==> inputs of job 5145 <==
## DotProduct
module DotProduct(  
  input         clock,  
  input  [7:0]  io_a_0,
  input  [7:0]  io_a_1,
  input  [7:0]  io_a_2,
  input  [7:0]  io_a_3,
  input  [7:0]  io_a_4,
  input  [7:0]  io_a_5,
  input  [7:0]  io_a_6,
  input  [7:0]  io_a_7,
  input  [7:0]  io_a_8,
  input  [7:0]  io_a_9,
  input  [7:0]  io_a_10,
  input  [7:0]  io_a_11,
  input  [7:0]  io_a_12,
  input  [7:0]  io_a_13,
  input  [7:0]  io_a_14,
  input  [7:0]  io_a_15,
  input  [7:0]  io_b_0,  
  input  [7:0]  io_b_1,  
  input  [7:0]  io_b_2,  
  input  [7:0]  io_b_3,  
  input  [7:0]  io_b_4,  
  input  [7:0]  io_b_5,  
  input  [7:0]  io_b_6,  
  input  [7:0]  io_b_7,  
  input  [7:0]  io_b_8,  
  input  [7:0]  io_b_9,  
  input  [7:0]  io_b_10,  
  input  [7:0]  io_b_11,  
  input  [7:0]  io_b_12,  
  input  [7:0]  io_b_13,  
  input  [7:0]  io_b_14,  
  input  [7:0]  io_b_15,  
  output [20:0] io_y  
);
  wire  m_0_clock;  
  wire [7:0] m_0_io_a;  
  wire [7:0] m_0_io_b;  
  wire [15:0] m_0_io_c;  
  wire [16:0] m_0_io_y;  
  ...
Settings: LEC_CHECK=0, CAP_MARGIN=30, CORE_MARGIN=2, CORE_UTILIZATION=72, CTS_CLUSTER_DIAMETER=101, GPL_TIMING_DRIVEN=1, MAX_ROUTING_LAYER=met4, PLACE_DENSITY=0.4, SLEW_MARGIN=40; clock period 3.77 ns.
run.sh (not shown) runs the stock make flow with config.mk's settings and CLKGATE_MAP_FILE=.
==> job 7691 (differences from job 5145) <==
Settings changed: CAP_MARGIN 30 to 20, CORE_UTILIZATION 72 to 40, CTS_CLUSTER_DIAMETER 101 to not set, GPL_TIMING_DRIVEN 1 to not set, MAX_ROUTING_LAYER met4 to not set, PLACE_DENSITY 0.4 to not set, SLEW_MARGIN 40 to 20.
==> flow/constraint.sdc (replaced) <==
create_clock -name core_clock -period 4.77 [get_ports {clock}]
set_input_delay 0.9540 -clock core_clock [delete_from_list [all_inputs] [get_ports {clock}]]
set_output_delay 0.9540 -clock core_clock [all_outputs]
set_load 0.01 [all_outputs]
==> job 2457 (differences from job 5145) <==
Settings changed: CTS_CLUSTER_DIAMETER 101 to not set, GPL_TIMING_DRIVEN 1 to not set, PLACE_DENSITY 0.4 to not set, SLEW_MARGIN 40 to 20.
==> flow/constraint.sdc (replaced) <==
create_clock -name core_clock -period 3.79 [get_ports {clock}]
set_input_delay 0.7580 -clock core_clock [delete_from_list [all_inputs] [get_ports {clock}]]
set_output_delay 0.7580 -clock core_clock [all_outputs]
set_load 0.01 [all_outputs]
==> job 1752 (differences from job 5145) <==
Settings changed: CAP_MARGIN 30 to 20, CTS_CLUSTER_DIAMETER 101 to 400, GPL_TIMING_DRIVEN 1 to not set, MAX_ROUTING_LAYER met4 to not set, PLACE_DENSITY 0.4 to not set, SLEW_MARGIN 40 to 20.
==> flow/constraint.sdc (replaced) <==
create_clock -name core_clock -period 3.86 [get_ports {clock}]
set_input_delay 0.7720 -clock core_clock [delete_from_list [all_inputs] [get_ports {clock}]]
set_output_delay 0.7720 -clock core_clock [all_outputs]
set_load 0.01 [all_outputs]
==> run summary <==
Results of the flow run.

The flow ran to the end and the layout has no timing, DRC or antenna violations. On the reported timing paths, the clock transition at the registers reads 0.06 ns. The time the final worst path needs with I/O delays and setup stands at 4.58 ns. In this run the critical register-to-register path is launched from m_6.rB[1].
# the run above: job 7691

==> run summary <==
Results of the flow run.

The time the final worst path needs with I/O delays and setup stands at 4.42 ns. In this run the critical register-to-register path is launched from m_0.rB[3]. The final timing report counts setup violations totalling 105. The run finished, with violations left.

The checks that failed: negative setup slack. The final worst slack stands at -0.557 ns.
# the run above: job 1752

==> run summary <==
Results of the flow run.

The final worst slack stands at -0.525 ns. The flow ran to the end, but the layout failed its checks. The violated checks flagged are negative setup slack. For this run, the final setup violation count is recorded as 105.
# the run above: job 2457

==> run summary <==
Results of the flow run.

The run finished, with violations left. The layout checks failed on negative setup slack. Across all setup checks in the final design, the least slack found is -0.667 ns.

The final timing report counts setup violations totalling 114.
# the run above: job 5145



==> zinc: inputs <==
Starting RTL as in the previous note.
Settings: LEC_CHECK=0, ABC_AREA=0, CAP_MARGIN=30, CORE_ASPECT_RATIO=1.05, CORE_MARGIN=5, CORE_UTILIZATION=46, CTS_CLUSTER_SIZE=16, GPL_TIMING_DRIVEN=0, MAX_ROUTING_LAYER=met4, MIN_ROUTING_LAYER=met2, SLEW_MARGIN=40, TNS_END_PERCENT=95; clock period 5.0 ns.
==> onyx (differences from zinc) <==
- ABC_AREA: 0 -> unset
- CORE_ASPECT_RATIO: 1.05 -> unset
- CORE_MARGIN: 5 -> 2
- CORE_UTILIZATION: 46 -> 72
- CTS_CLUSTER_SIZE: 16 -> unset
- GPL_TIMING_DRIVEN: 0 -> unset
- HOLD_SLACK_MARGIN: unset -> 0.29
- MIN_ROUTING_LAYER: met2 -> unset
- SETUP_SLACK_MARGIN: unset -> 0.33
- SLEW_MARGIN: 40 -> 20
- TNS_END_PERCENT: 95 -> unset
==> flow/constraint.sdc (replaced) <==
create_clock -name core_clock -period 4.08 [get_ports {clock}]
set_input_delay 0.8160 -clock core_clock [delete_from_list [all_inputs] [get_ports {clock}]]
set_output_delay 0.8160 -clock core_clock [all_outputs]
set_load 0.01 [all_outputs]
==> comparison <==
onyx reached the layout checks and failed them: negative setup slack. zinc completed without violations. Final cell count: zinc is higher than onyx (about 5%). Non-clock buffer count: zinc is lower than onyx (260). Against onyx, the clock-buffer cell count of zinc is higher by 11. Between zinc and onyx, the lower design area is in zinc (gap 6.7%, measured against onyx). Synthesized cell count is the same in zinc and onyx.


==> v22 <==
DotProduct again, from the RTL that the note above started with.
make LEC_CHECK=0 CAP_MARGIN=20 CELL_PAD_IN_SITES_GLOBAL_PLACEMENT=2 CORE_MARGIN=3 CORE_UTILIZATION=40 CTS_CLUSTER_DIAMETER=54 MIN_ROUTING_LAYER=met2 PLACE_DENSITY_LB_ADDON=0.04 SLEW_MARGIN=0 finish   # period 4.94 ns
==> v28: changes against v22 <==
- CAP_MARGIN: 20 -> 30
- CELL_PAD_IN_SITES_GLOBAL_PLACEMENT: 2 -> default
- CORE_MARGIN: 3 -> 2
- CORE_UTILIZATION: 40 -> 72
- CTS_CLUSTER_DIAMETER: 54 -> 361
- MAX_ROUTING_LAYER: default -> met4
- MIN_ROUTING_LAYER: met2 -> default
- PLACE_DENSITY_LB_ADDON: 0.04 -> default
- SLEW_MARGIN: 0 -> 20
==> flow/constraint.sdc (replaced) <==
create_clock -name core_clock -period 3.79 [get_ports {clock}]
set_input_delay 0.7580 -clock core_clock [delete_from_list [all_inputs] [get_ports {clock}]]
set_output_delay 0.7580 -clock core_clock [all_outputs]
set_load 0.01 [all_outputs]
==> v34: changes against v22 <==
- ABC_AREA: default -> 1
- CAP_MARGIN: 20 -> 15
- CELL_PAD_IN_SITES_GLOBAL_PLACEMENT: 2 -> default
- CORE_MARGIN: 3 -> 2
- CORE_UTILIZATION: 40 -> 72
- CTS_CLUSTER_DIAMETER: 54 -> default
- CTS_CLUSTER_SIZE: default -> 100
- MIN_ROUTING_LAYER: met2 -> default
- PLACE_DENSITY_LB_ADDON: 0.04 -> default
- SLEW_MARGIN: 0 -> 20
==> flow/constraint.sdc (replaced) <==
create_clock -name core_clock -period 2.47 [get_ports {clock}]
set_input_delay 0.4940 -clock core_clock [delete_from_list [all_inputs] [get_ports {clock}]]
set_output_delay 0.4940 -clock core_clock [all_outputs]
set_load 0.01 [all_outputs]
==> v21: changes against v22 <==
- CELL_PAD_IN_SITES_GLOBAL_PLACEMENT: 2 -> default
- CORE_MARGIN: 3 -> 2
- CTS_CLUSTER_DIAMETER: 54 -> default
- MIN_ROUTING_LAYER: met2 -> default
- PLACE_DENSITY_LB_ADDON: 0.04 -> default
- SETUP_SLACK_MARGIN: default -> -0.27
- SLEW_MARGIN: 0 -> 20
==> flow/constraint.sdc (replaced) <==
create_clock -name core_clock -period 4.77 [get_ports {clock}]
set_input_delay 0.9540 -clock core_clock [delete_from_list [all_inputs] [get_ports {clock}]]
set_output_delay 0.9540 -clock core_clock [all_outputs]
set_load 0.01 [all_outputs]
==> results <==
v28 completed and failed the layout checks on setup timing. v21 completed, yet does not pass: setup timing. v22 went through all stages and came out clean. v34 ended with an error in global routing (5_1_grt) (GRT-0116).
Register-to-register slack: v28 < v21 < v22.
The highest non-clock buffer count belongs to v28, the lowest to v21.
Against v28, the first-iteration DRC count of v22 is larger by about 13%.
In synthesized area, v22 and v21 do not differ.
==> figures <==
item	v22	v34	v28	v21
Run status	finished clean	did not finish	complete, but fails checks	complete, but fails checks
Stage where the flow stopped	-	global routing (5_1_grt)	-	-
Layout check failures	-	-	setup timing	setup timing
Min-delay src	a_2_1.rA[0]$_DFF_P_	-	a_1_3.rA[0]$_DFF_P_	a_0_2.rA[0]$_DFF_P_
Leak pwr	36.3 nW	-	39.9 nW	35.9 nW
Register share of the cell area	19.9%	-	18.8%	20.2%
Combinational share of power	64.4%	-	72.9%	65.7%
Mapped Nets	8755	11600	8755	8755
P_comb	34.1 mW	-	59.5 mW	33.9 mW
Pwr per Cell Area	696 mW/mm^2	-	972 mW/mm^2	686 mW/mm^2
Latency at later pin	0.76 ns	-	0.70 ns	0.71 ns
Area occupied by registers	0.0152 mm^2	-	0.0158 mm^2	0.0152 mm^2


==> run C: inputs <==
Starting RTL as in the previous note.
export LEC_CHECK = 0
export CAP_MARGIN = 20
export CORE_ASPECT_RATIO = 0.71
export CORE_MARGIN = 2
export CORE_UTILIZATION = 72
export HOLD_SLACK_MARGIN = -0.09
export MAX_ROUTING_LAYER = met4
export SETUP_SLACK_MARGIN = -0.22
export SLEW_MARGIN = 20
create_clock -name core_clock -period 3.86 [get_ports {clock}]
==> inputs of run G, as changes to run C <==
==> flow/config.mk (replaced) <==
export PLATFORM = sky130hd
export DESIGN_NAME = DotProduct
export DESIGN_NICKNAME = DotProduct
export VERILOG_FILES = /design/flow/design.v
export SDC_FILE = /design/flow/constraint.sdc
export NUM_CORES = 4
export LEC_CHECK = 0
export CAP_MARGIN = 20
export CORE_MARGIN = 2
export CORE_UTILIZATION = 71
export SETUP_SLACK_MARGIN = -0.26
export SLEW_MARGIN = 20
==> flow/constraint.sdc (replaced) <==
create_clock -name core_clock -period 3.21 [get_ports {clock}]
set_input_delay 0.6420 -clock core_clock [delete_from_list [all_inputs] [get_ports {clock}]]
set_output_delay 0.6420 -clock core_clock [all_outputs]
set_load 0.01 [all_outputs]
==> inputs of run B, as changes to run C <==
==> flow/config.mk (replaced) <==
export PLATFORM = sky130hd
export DESIGN_NAME = DotProduct
export DESIGN_NICKNAME = DotProduct
export VERILOG_FILES = /design/flow/design.v
export SDC_FILE = /design/flow/constraint.sdc
export NUM_CORES = 4
export LEC_CHECK = 0
export CAP_MARGIN = 20
export CORE_MARGIN = 2
export CORE_UTILIZATION = 62
export SLEW_MARGIN = 20
==> flow/constraint.sdc (replaced) <==
create_clock -name core_clock -period 5.22 [get_ports {clock}]
set_input_delay 1.0440 -clock core_clock [delete_from_list [all_inputs] [get_ports {clock}]]
set_output_delay 1.0440 -clock core_clock [all_outputs]
set_load 0.01 [all_outputs]
==> inputs of run Y, as changes to run C <==
==> flow/config.mk (replaced) <==
export PLATFORM = sky130hd
export DESIGN_NAME = DotProduct
export DESIGN_NICKNAME = DotProduct
export VERILOG_FILES = /design/flow/design.v
export SDC_FILE = /design/flow/constraint.sdc
export NUM_CORES = 4
export LEC_CHECK = 0
export CAP_MARGIN = 20
export CORE_MARGIN = 2
export CORE_UTILIZATION = 8
export SLEW_MARGIN = 20
==> flow/constraint.sdc (replaced) <==
create_clock -name core_clock -period 5.84 [get_ports {clock}]
set_input_delay 1.1680 -clock core_clock [delete_from_list [all_inputs] [get_ports {clock}]]
set_output_delay 1.1680 -clock core_clock [all_outputs]
set_load 0.01 [all_outputs]
==> run summary <==
impl run done, here's what came out: Clock transition at path regs=0.06 ns, Net Sw Frac=0.479, VDD IR max=0.370 mV, Pre-antenna DRT Iters=5, Internal Power=23.9 mW, highest clock rate=between 150 and 200 MHz, status=complete, no violations, fin worst setup slack=0.484 ns, clock group total power=6.92 mW, Switch Pwr=21.9 mW, Max-slew headroom=0.229, height of the die=915 µm, Worst setup endpoint=io_y[16], met3 usage=0.00730
Source of the figures above: run Y

==> run summary <==
impl run done, here's what came out: status=complete, but fails checks, Failed Checks=negative setup slack, Clock-cell share=0.0343, fin worst setup slack=-0.799 ns, Tool Warnings=31, crit path from=m_1.rA[7], Net Sw Frac=0.467, Clock transition at path regs=0.07 ns, setup violators final=about 120, highest clock rate=roughly 210 MHz, Switch Pwr=37.4 mW, met3 usage=0.0696, height of the die=around 260 µm, Worst setup endpoint=a_0_0.rB[14], Pre-antenna DRT Iters=7, Core Util, Final=0.923, VDD IR max=0.652 mV, Post-Route WL=214 mm, clock group total power=8.68 mW, Max-slew headroom=0.404
Source of the figures above: run C

==> run summary <==
impl run done, here's what came out: Worst R2R Path Depth=16, Clock Skew=0.0462 ns, met2 WL=109 mm, Clock transition at path regs=approximately 0.07 ns, setup violators final=192, DRC=0, Pre-antenna DRT Iters=21, fin worst setup slack=-1.70 ns, worst path bufs/invs=4, VDD IR max=1.01 mV, Async SR Flop Fraction=0, post-layout min period=4.91 ns, Internal Power=56.0 mW, clock group total power=11.2 mW, Net Sw Frac=0.466, FF-to-FF setup slack=-1.70 ns, Failed Checks=negative setup slack, met3 usage=0.0710, highest clock rate=204 MHz, status=complete, but fails checks, Clock Power Share=0.107
Source of the figures above: run G

==> run summary <==
impl run done, here's what came out: fin worst setup slack=0.312 ns, status=complete, no violations, most numerous cell in the Yosys netlist=inv_1, Worst setup endpoint=io_y[20], Complex Gates by Area=0.0813, first-pass GRT wire length=228 mm, worst hold-check path type=flop to flop, Max-slew headroom=0.459, Clock transition at path regs=0.06 ns, Worst R2R End=a_0_4.rA[15], Pre-antenna DRT Iters=5, Crit. End Element=primary output, VDD IR max=between 0.5 and 0.6 mV, height of the die=approximately 330 µm, highest clock rate=204 MHz, clock group total power=6.51 mW, Internal Power=around 26 mW, met3 usage=0.0378, sequential group share of total power=0.202
Source of the figures above: run B



==> inputs of 11-09 <==
DotProduct again, from the RTL that the note above started with.
clock: 6.59 ns
lec_check: 0
abc_area: 1
cap_margin: 5
core_margin: 5
core_utilization: 15
gpl_timing_driven: 1
place_density: 0.53
slew_margin: 40
tns_end_percent: 20
==> 05-18: changes against 11-09 <==
Settings changed: ABC_AREA 1 to unset, TNS_END_PERCENT 20 to unset.
==> 03-06: changes against 11-09 <==
Settings changed: ABC_AREA 1 to unset, CAP_MARGIN 5 to 20, CORE_MARGIN 5 to 2, CORE_UTILIZATION 15 to 21, GPL_TIMING_DRIVEN 1 to unset, PLACE_DENSITY 0.53 to unset, SLEW_MARGIN 40 to 20, TNS_END_PERCENT 20 to unset.
==> flow/constraint.sdc (replaced) <==
create_clock -name core_clock -period 4.77 [get_ports {clock}]
set_input_delay 0.9540 -clock core_clock [delete_from_list [all_inputs] [get_ports {clock}]]
set_output_delay 0.9540 -clock core_clock [all_outputs]
set_load 0.01 [all_outputs]
==> results <==
item	03-06	11-09	05-18
Sequential share of cell area	19.4%	17.5%	18.9%
Well Taps	4,160	6,450	5,904
M2 GR Usage	16.2%	12.8%	12.8%
Endpoint of the most critical setup path	io_y[12]	io_y[14]	io_y[14]
Num CTS Buffers	103	110	104
Status	complete, no violations	complete, no violations	complete, no violations
Initial antenna violation count	22	24	34
Sequential share of the synthesized area	22.9%	20.8%	22.9%
Final instance count without filler cells	11,539	16,412	13,280
Setup slack after layout	0.256 ns	1.82 ns	0.765 ns
Final antenna diode count	15	17	26
Worst hold margin	0.443 ns	0.435 ns	0.449 ns
Placed cell count	11,338	16,194	13,067
Number of non-clock buffers in the layout	297	278	281
Data buffer area share	3.74%	3.20%	3.49%
Cell area after technology mapping	0.0663 mm^2	0.0731 mm^2	0.0663 mm^2
Initial cell density of the core	21.1%	15.0%	15.0%
Normalized max-slew margin	50.9%	42.1%	39.6%
GRT met3 Usage	1.28%	1.35%	1.01%
Transition time of the tightest slew-check pin	0.730 ns	0.866 ns	0.900 ns
Grt met1 use	12.9%	10.2%	9.59%
Combined global-route utilization of all metal layers	9.84%	7.66%	7.53%
Number of cells upsized or downsized after cts	4	0	0
Distinct cell type count after synthesis	74	36	74
Final weighted congestion in routability-driven placement	0.843	0.823	0.787
No activity file was given, so power comes from the tool's default toggle rates.
